==> flow/design.v <==
module cordic_stage 	(input [15:0] x,
			input [15:0] y,
			input [15:0]z,
			input mode,
			input reset,
			input clock,
			input [2:0] stage,
			output reg [15:0] x_out,
			output reg [15:0] y_out,
			output reg [15:0] z_out,
			output reg mode_out,
			output [2:0] stage_out);
		reg [15:0] atan;
		always @*
		begin
			case (stage) 
				3'b000 : atan = 16'b0_0000000_11001001;
				3'b001 : atan = 16'b0_0000000_01110110;
				3'b010 : atan = 16'b0_0000000_00111110;
				3'b011 : atan = 16'b0_0000000_00011111;
				3'b100 : atan = 16'b0_0000000_00001111;
				3'b101 : atan = 16'b0_0000000_00000111;
				3'b110 : atan = 16'b0_0000000_00000011;
				3'b111 : atan = 16'b0_0000000_00000001;
			endcase
		end
		assign stage_out = stage + 1;
		always @(posedge clock or negedge reset)
		begin
			if (~reset)
			begin
				x_out <= 0;
				y_out <= 0;
				z_out <= 0;
				mode_out <= 0;
			end
			else
			begin
				mode_out <= mode;
				if (mode == 0)
				begin
					if (z[15] == 0)
					begin
						case (x[15]^y[15])
							1'b0 : x_out <= (x[14:0] > (y[14:0] >> stage) ) ? 
									{x[15], x[14:0] - (y[14:0] >> stage)} :
									{~x[15],(y[14:0] >> stage) - x[14:0]}; 
							1'b1 : x_out <= {x[15], x[14:0] + (y[14:0] >> stage)};
						endcase
						case (x[15]^y[15])
							1'b1 : y_out <= (y[14:0] > (x[14:0] >> stage) ) ? 
									{y[15], y[14:0] - (x[14:0] >> stage)} :
									{~y[15],(x[14:0] >> stage) - y[14:0]}; 
							1'b0 : y_out <= {y[15], y[14:0] + (x[14:0] >> stage)};
						endcase
						z_out <= (z[14:0] > atan[14:0]) ? z - atan : {~z[15],atan[14:0] - z[14:0]};
					end
					else
					begin
						case (x[15]^y[15])
							1'b1 : x_out <= (x[14:0] > (y[14:0] >> stage) ) ? 
									{x[15], x[14:0] - (y[14:0] >> stage)} :
									{~x[15],(y[14:0] >> stage) - x[14:0]};
							1'b0 : x_out <= {x[15], x[14:0] + (y[14:0] >> stage)};
						endcase
						case (x[15]^y[15])
							1'b0 : y_out <= (y[14:0] > (x[14:0] >> stage) ) ? 
									{y[15], y[14:0] - (x[14:0] >> stage)} :
									{~y[15],(x[14:0] >> stage) - y[14:0]};
							1'b1 : y_out <= {y[15], y[14:0] + (x[14:0] >> stage)};
						endcase
						z_out <= (z[14:0] > atan[14:0]) ? z - atan : {~z[15],atan[14:0] - z[14:0]};
					end
				end
				else
				begin
					if (y[15] == 1)
					begin
						case (x[15]^y[15])
							1'b0 : x_out <= (x[14:0] > (y[14:0] >> stage) ) ? 
									{x[15], x[14:0] - (y[14:0] >> stage)} :
									{~x[15],(y[14:0] >> stage) - x[14:0]};
							1'b1 : x_out <= {x[15], x[14:0] + (y[14:0] >> stage)};
						endcase
						case (x[15]^y[15])
							1'b1 : y_out <= (y[14:0] > (x[14:0] >> stage) ) ? 
									{y[15], y[14:0] - (x[14:0] >> stage)} :
									{~y[15],(x[14:0] >> stage) - y[14:0]}; 
							1'b0 : y_out <= {y[15], y[14:0] + (x[14:0] >> stage)};
						endcase
						case (z[15])
							1'b0 : z_out <= (z[14:0] > atan[14:0]) ? 
									{z[15], z[14:0] - atan[14:0]} :
									{~z[15],atan[14:0] - z[14:0]};
							1'b1 : z_out <= {z[15], z[14:0] + atan[14:0]};
						endcase
					end
					else
					begin
						case (x[15]^y[15])
							1'b1 : x_out <= (x[14:0] > (y[14:0] >> stage) ) ? 
									{x[15], x[14:0] - (y[14:0] >> stage)} :
									{~x[15],(y[14:0] >> stage) - x[14:0]};
							1'b0 : x_out <= {x[15], x[14:0] + (y[14:0] >> stage)};
						endcase
						case (x[15]^y[15])
							1'b0 : y_out <= (y[14:0] > (x[14:0] >> stage) ) ? 
									{y[15], y[14:0] - (x[14:0] >> stage)} :
									{~y[15],(x[14:0] >> stage) - y[14:0]};
							1'b1 : y_out <= {y[15], y[14:0] + (x[14:0] >> stage)};
						endcase
						case (z[15])
							1'b1 : z_out <= (z[14:0] > atan[14:0]) ? 
									{z[15], z[14:0] - atan[14:0]} :
									{~z[15],atan[14:0] - z[14:0]}; 
							1'b0 : z_out <= {z[15], z[14:0] + atan[14:0]};
						endcase
					end
				end
			end
		end
endmodule
module cordic 	(input op_mode,
		input [15:0] x_coordinate,
		input [15:0] y_coordinate,
		input [15:0] rotate_amount,
		input clock,
		input reset,
		output reg [15:0] x_or_phase_out,
		output reg [15:0] y_or_size_out
		);
		reg [15:0] x_in;
		reg [15:0] y_in;
		reg [15:0] z_in;
		reg mode_in;
		wire [15:0] connections_x [7:0];
		wire [15:0] connections_y [7:0];
		wire [15:0] connections_z [7:0];
		wire connections_mode [7:0];
		wire [2:0] connections_stage [7:0];
		wire [15:0] outx;
		wire [15:0] outy;
		wire [15:0] outz;
		wire [32:0] holderx;
		wire [14:0] divx;
		wire [14:0] divy;
		wire [32:0] holdery;
		assign outx = connections_x[7];
		assign outy = connections_y[7];
		assign outz = connections_z[7];
		assign holderx = outx[14:0];
		assign divx = (holderx << 8) / 15'b00000001_10100101;
		assign holdery = outy[14:0];
		assign divy = (holdery << 8) / 15'b00000001_10100101;
		always @(posedge clock or negedge reset)
		begin
			if (~reset)
			begin
				x_in <= 0;
				y_in <= 0;
				z_in <= 0;
				x_or_phase_out <= 0;
				y_or_size_out <= 0;
			end
			else
			begin
				mode_in <= op_mode;
				if (connections_mode[7] == 0)
				begin
					x_or_phase_out <= {outx[15], divx};
					y_or_size_out <= {outy[15], divy};
				end
				else
				begin
					y_or_size_out <= {outx[15], divx};
					x_or_phase_out <= outz;
				end
				if(op_mode == 0)
				begin
					if (rotate_amount[14:0] <= (15'b0000011_00100100 >> 1))
					begin
						z_in <= rotate_amount;
						x_in <= x_coordinate;
						y_in <= y_coordinate;
					end
					else
					begin
						if (rotate_amount[15] == 1)
						begin
							x_in <= y_coordinate;
							y_in <= {~x_coordinate[15],x_coordinate[14:0]};
							z_in <= {rotate_amount[15],rotate_amount[14:0] - (15'b0000011_00100100 >> 1)};
						end
						else
						begin
							y_in <= x_coordinate;
							x_in <= {~y_coordinate[15],y_coordinate[14:0]};
							z_in <= rotate_amount - (16'b0_0000011_00100100>>1);
						end
					end
				end
				else
				begin
					if (x_coordinate[15] == 0)
					begin
						z_in <= 0;
						x_in <= x_coordinate;
						y_in <= y_coordinate;
					end
					else
					begin
						if (y_coordinate[15] == 0)
						begin
							x_in <= y_coordinate;
							y_in <= {~x_coordinate[15],x_coordinate[14:0]};
							z_in <= (16'b0_0000011_00100100 >> 1);
						end
						else
						begin
							y_in <= x_coordinate;
							x_in <= {~y_coordinate[15],y_coordinate[14:0]};
							z_in <= 16'b1_0000001_10010010;  
						end
					end
				end
			end
		end
		wire [2:0] gnd;
		assign gnd = 0;
		cordic_stage s0 (x_in, y_in, z_in, mode_in, reset, clock, gnd,
				 connections_x[0], connections_y[0], connections_z[0], connections_mode[0], connections_stage[0]);
		genvar i;
		generate
			for (i = 1; i < 8; i = i + 1) begin : stages
				cordic_stage  s0 (connections_x[i - 1],
							connections_y[i - 1],
							connections_z[i - 1],
							connections_mode[i - 1],
							reset,
							clock,
							connections_stage[i - 1],
							connections_x[i], 
							connections_y[i],
							connections_z[i],
							connections_mode[i],
							connections_stage[i]);
			end
		endgenerate
endmodule
export LEC_CHECK = 0
export ABC_AREA = 0
export CAP_MARGIN = 15
export CORE_ASPECT_RATIO = 1.16
export CORE_MARGIN = 2
export CORE_UTILIZATION = 16
export CTS_CLUSTER_DIAMETER = 92
export CTS_CLUSTER_SIZE = 21
export GPL_ROUTABILITY_DRIVEN = 1
export MIN_ROUTING_LAYER = met1
export PLACE_DENSITY = 0.77
export SETUP_SLACK_MARGIN = -0.31
export SLEW_MARGIN = 10
create_clock -name core_clock -period 15.9 [get_ports {clock}]
run.sh (not shown) runs the stock make flow with config.mk's settings and CLKGATE_MAP_FILE=.
Then changed:
Settings changed: ABC_AREA 0 to 1, CORE_ASPECT_RATIO 1.16 to 1.81, CORE_UTILIZATION 16 to 71, CTS_CLUSTER_DIAMETER 92 to 196, CTS_CLUSTER_SIZE 21 to not set, PLACE_DENSITY 0.77 to not set, PLACE_DENSITY_LB_ADDON set to 0.07, SETUP_SLACK_MARGIN -0.31 to 0.32.
Clock period 15.9 ns to 12.6 ns, I/O delays scaled along.
With this change the flow died in global routing.
Die area goes down by well over a third.
Synthesized area goes up by a few percent.
Synthesized cell count goes up by about a fifth.
Then changed:
Settings changed: ABC_AREA 1 to 0, CORE_UTILIZATION 71 to 16, CTS_CLUSTER_DIAMETER 196 to 92, PLACE_DENSITY set to 0.77, PLACE_DENSITY_LB_ADDON 0.07 to not set, SETUP_SLACK_MARGIN 0.32 to not set.
Clock period 12.6 ns to 15.9 ns, I/O delays scaled along.
Outcome: With this change the flow passed the timing, design-rule and antenna checks. Synthesized area fell by 3.0%. Die area rose to 4.2 times its value. Synthesized cell count fell by 17%.
Then changed:
Settings changed: ABC_AREA 0 to 1, CORE_ASPECT_RATIO 1.81 to 1.1, CORE_UTILIZATION 16 to 71, CTS_CLUSTER_DIAMETER 92 to 196, HOLD_SLACK_MARGIN set to -0.08, MAX_ROUTING_LAYER set to met4, PLACE_DENSITY 0.77 to not set, SETUP_SLACK_MARGIN set to -0.59, TNS_END_PERCENT set to 5.
Clock period 15.9 ns to 10.3 ns, I/O delays scaled along.
With this change the flow ran to the end with violations: negative setup slack.
Cell count drops by 12%.
Non-clock buffer count rises by 477.
Design area goes up by 2.5%.
Wire length went up by 17%.
Worst setup slack gets worse by 1.8 ns.
Worst hold slack gets worse by 0.0047 ns.
Global-route usage rose by 35 points.
Then changed:
Settings changed: CORE_UTILIZATION 71 to 72, TNS_END_PERCENT 5 to not set.
Result: With this change the flow stopped in global routing. Die area drops by 1.4%. Area after synthesis stays the same. Synthesized cell count does not change.
Then changed:
Settings changed: CAP_MARGIN 15 to 20, CORE_ASPECT_RATIO 1.1 to not set, CORE_UTILIZATION 72 to 66, CTS_CLUSTER_DIAMETER 196 to not set, GPL_ROUTABILITY_DRIVEN 1 to not set, HOLD_SLACK_MARGIN -0.08 to not set, MIN_ROUTING_LAYER met1 to not set, SETUP_SLACK_MARGIN -0.59 to not set, SLEW_MARGIN 10 to 20.
Clock period 10.3 ns to 10.8 ns, I/O delays scaled along.
The new run completed, yet does not pass: max-capacitance violations, max-slew violations, negative setup slack.
Area after synthesis stays the same.
Synthesized cell count does not change.
Die size rose by about 9%.

job 6316:
// cordic: RTL as listed in full above, without the edits since
==> flow/config.mk <==
export PLATFORM = sky130hd
export DESIGN_NAME = cordic
export DESIGN_NICKNAME = cordic
export VERILOG_FILES = /design/flow/design.v
export SDC_FILE = /design/flow/constraint.sdc
export NUM_CORES = 4
export LEC_CHECK = 0
export ABC_AREA = 1
export CAP_MARGIN = 0
export CORE_MARGIN = 2
export CORE_UTILIZATION = 72
export CTS_CLUSTER_DIAMETER = 263
export CTS_CLUSTER_SIZE = 72
export PLACE_DENSITY_LB_ADDON = 0.01
export SETUP_SLACK_MARGIN = 1.14
export SLEW_MARGIN = 20
==> flow/constraint.sdc <==
create_clock -name core_clock -period 3.93 [get_ports {clock}]
set_input_delay 0.7860 -clock core_clock [delete_from_list [all_inputs] [get_ports {clock}]]
set_output_delay 0.7860 -clock core_clock [all_outputs]
set_load 0.01 [all_outputs]
Job 6316: it failed with a tool error in 5_1_grt, so there are no final results.
Here is what was changed in the inputs of job 5441 compared with job 6316.
Settings: clearing CTS_CLUSTER_SIZE, which used to be 72; clearing PLACE_DENSITY_LB_ADDON, which used to be 0.01; clearing SETUP_SLACK_MARGIN, which used to be 1.14; swapping 0 for 20 in CAP_MARGIN; clearing CTS_CLUSTER_DIAMETER, which used to be 263; swapping 72 for 40 in CORE_UTILIZATION; swapping 3.93 for 13.8 in the clock period (ns, I/O delays scaled along).
[summary]
Job 5441 finished every stage and its layout cleared the timing, design-rule and antenna checks. Compared to job 6316, job 5441 has pre-CTS setup slack 7.96 ns higher. From job 6316 to job 5441, yosys stat cell total did not move at all. Core utilization at floorplan in job 5441 is 32 points lower than in job 6316. Row count, job 6316 and job 5441: larger value in job 5441. The run showing the greater core outline area is job 5441. Diff job 6316 and job 5441: number of resized instances in the post-cts repair step lower in job 5441. Between job 6316 and job 5441, the flow reports die span in y increasing by more than a quarter.
What job 1470 does differently from job 5441 at the input level:
Settings: putting MAX_ROUTING_LAYER at met4 where nothing was set; putting CTS_CLUSTER_DIAMETER at 380 where nothing was set; swapping 40 for 70 in CORE_UTILIZATION; swapping 13.8 for 10.9 in the clock period (ns, I/O delays scaled along).
## What came out
Layout checks on job 1470: not met. Flow itself completed; violations: setup timing.
Setup slack: job 1470 less than job 5441
Taking job 5441 as the reference, in job 1470 number of stages on the worst setup path went down; transition time at the pin with the least slew margin climbed 0.28 ns; flop share of the area saw a decrease; worst slew margin relative to its limit shrank by 19 points; vertical extent of the die has decreased.
Of job 5441 and job 1470, the higher final wirelength belongs to job 1470.
#### Input delta (job 6502 over job 1470)
Settings: an added PLACE_DENSITY_LB_ADDON of 0.03; a change of CORE_UTILIZATION from 70 to 71; an added SETUP_SLACK_MARGIN of 3.82; a change of CTS_CLUSTER_DIAMETER from 380 to 104; a change of the clock period (ns, I/O delays scaled along) from 10.9 to 13.0.
- Flow for job 6502 halted at 5_1_grt, error code GRT-0232.
- Job 6502 against job 1470; count of instances resized after the clock tree is built is up by more than half.
- The worst slack at placement of job 6502 is higher than that of job 1470.
- In job 6502, the die outline width came out 0.70% below the value in job 1470.
- Final RePlAce weighted congestion across job 6502 and job 1470: no real change.

Setup of v54:
Starts from the design.v that is shown in full above.
clock: 13.8 ns
lec_check: 0
abc_area: 1
cap_margin: 20
core_margin: 2
core_utilization: 29
slew_margin: 20
v54: all stages complete, timing, DRC and antenna checks passed
diff inputs: v54 => v57
Settings: a change of CORE_UTILIZATION from 29 to 40; a change of the clock period (ns, I/O delays scaled along) from 13.8 to 16.0.
==> comparison <==
- Summary of v57 over v54: largest stage delay on the critical path held, non-clock buffer count decreased by about 35% relative to the old numbers, via count of the first global-routing pass shows a reduction of 979.
- Re well-tap cell count: v57 and v54 aren't equal, and the lower value belongs to v57.
- Min largest net degree at the start of global routing across v57 and v54: v57
What v30 does differently from v57 at the input level:
Settings: ABC_AREA now 0, was 1; CORE_UTILIZATION now 68, was 40; CELL_PAD_IN_SITES_DETAIL_PLACEMENT now 2, previously not set; HOLD_SLACK_MARGIN now 0.22, previously not set; CTS_CLUSTER_SIZE now 22, previously not set; CORE_ASPECT_RATIO now 0.86, previously not set; GPL_TIMING_DRIVEN now 0, previously not set; SLEW_MARGIN now 0, was 20.
## What came out
- Every stage of the flow completed for v57, and the final layout passed the timing, design-rule and antenna checks.
- v30: DPL-0033 in detailed placement (3_5_place_dp) -> run aborted
- v30 vs v57, area fraction in mux cells went up by 5.3 points.
- Re compound-gate portion of the synthesized area: v30 is 8.8 points up on v57.
- v30 vs. v57: sequential share of the synthesized area went up by 0.63 points.

Starts from the design.v that is shown in full above.
clock: 3.93 ns
lec_check: 0
abc_area: 1
cap_margin: 0
core_margin: 2
core_utilization: 72
cts_cluster_diameter: 263
cts_cluster_size: 15
place_density_lb_addon: 0.01
setup_slack_margin: 1.14
slew_margin: 20
The baseline stopped in 5_1_grt (GRT-0232).
Then changed:
- CAP_MARGIN: 0 -> 20
- CORE_UTILIZATION: 72 -> 65
- CTS_CLUSTER_DIAMETER: 263 -> 223
- CTS_CLUSTER_SIZE: 15 -> unset
- HOLD_SLACK_MARGIN: unset -> 0.3
- PLACE_DENSITY_LB_ADDON: 0.01 -> unset
- SETUP_SLACK_MARGIN: 1.14 -> unset
- clock period: 3.93 -> 10.4 ns (I/O delays scaled with it)
What happened:
- The new run completed and failed the layout checks on negative setup slack
- die area goes up by about 10%
- synthesized cell count is unchanged
- synthesized area stays the same
Then changed:
- CORE_UTILIZATION: 65 -> 72
- CTS_CLUSTER_DIAMETER: 223 -> unset
- CTS_CLUSTER_SIZE: unset -> 96
- HOLD_SLACK_MARGIN: 0.3 -> unset
- PLACE_DENSITY: unset -> 0.43
- clock period: 10.4 -> 11.8 ns (I/O delays scaled with it)
What happened: This time the run did not get past 5_1_grt. Die size falls by 9.6%. Synthesized area does not change. Synthesized cell count stays the same.
Then changed:
- CTS_CLUSTER_DIAMETER: unset -> 263
- CTS_CLUSTER_SIZE: 96 -> unset
- PLACE_DENSITY: 0.43 -> unset
- PLACE_DENSITY_LB_ADDON: unset -> 0.01
- SETUP_SLACK_MARGIN: unset -> 1.14
- clock period: 11.8 -> 3.93 ns (I/O delays scaled with it)
What happened: The new run aborted during 5_1_grt with GRT-0232; die area does not change; synthesized cell count stays the same; area after synthesis stays the same.
Then changed:
- CORE_UTILIZATION: 72 -> 70
- CTS_CLUSTER_DIAMETER: 263 -> unset
- PLACE_DENSITY_LB_ADDON: 0.01 -> unset
- SETUP_SLACK_MARGIN: 1.14 -> unset
- clock period: 3.93 -> 14.2 ns (I/O delays scaled with it)
Outcome:
- With this change the flow completed with no timing, DRC or antenna violations
- area after synthesis is unchanged
- die area climbs by 2.8%
- synthesized cell count is unchanged
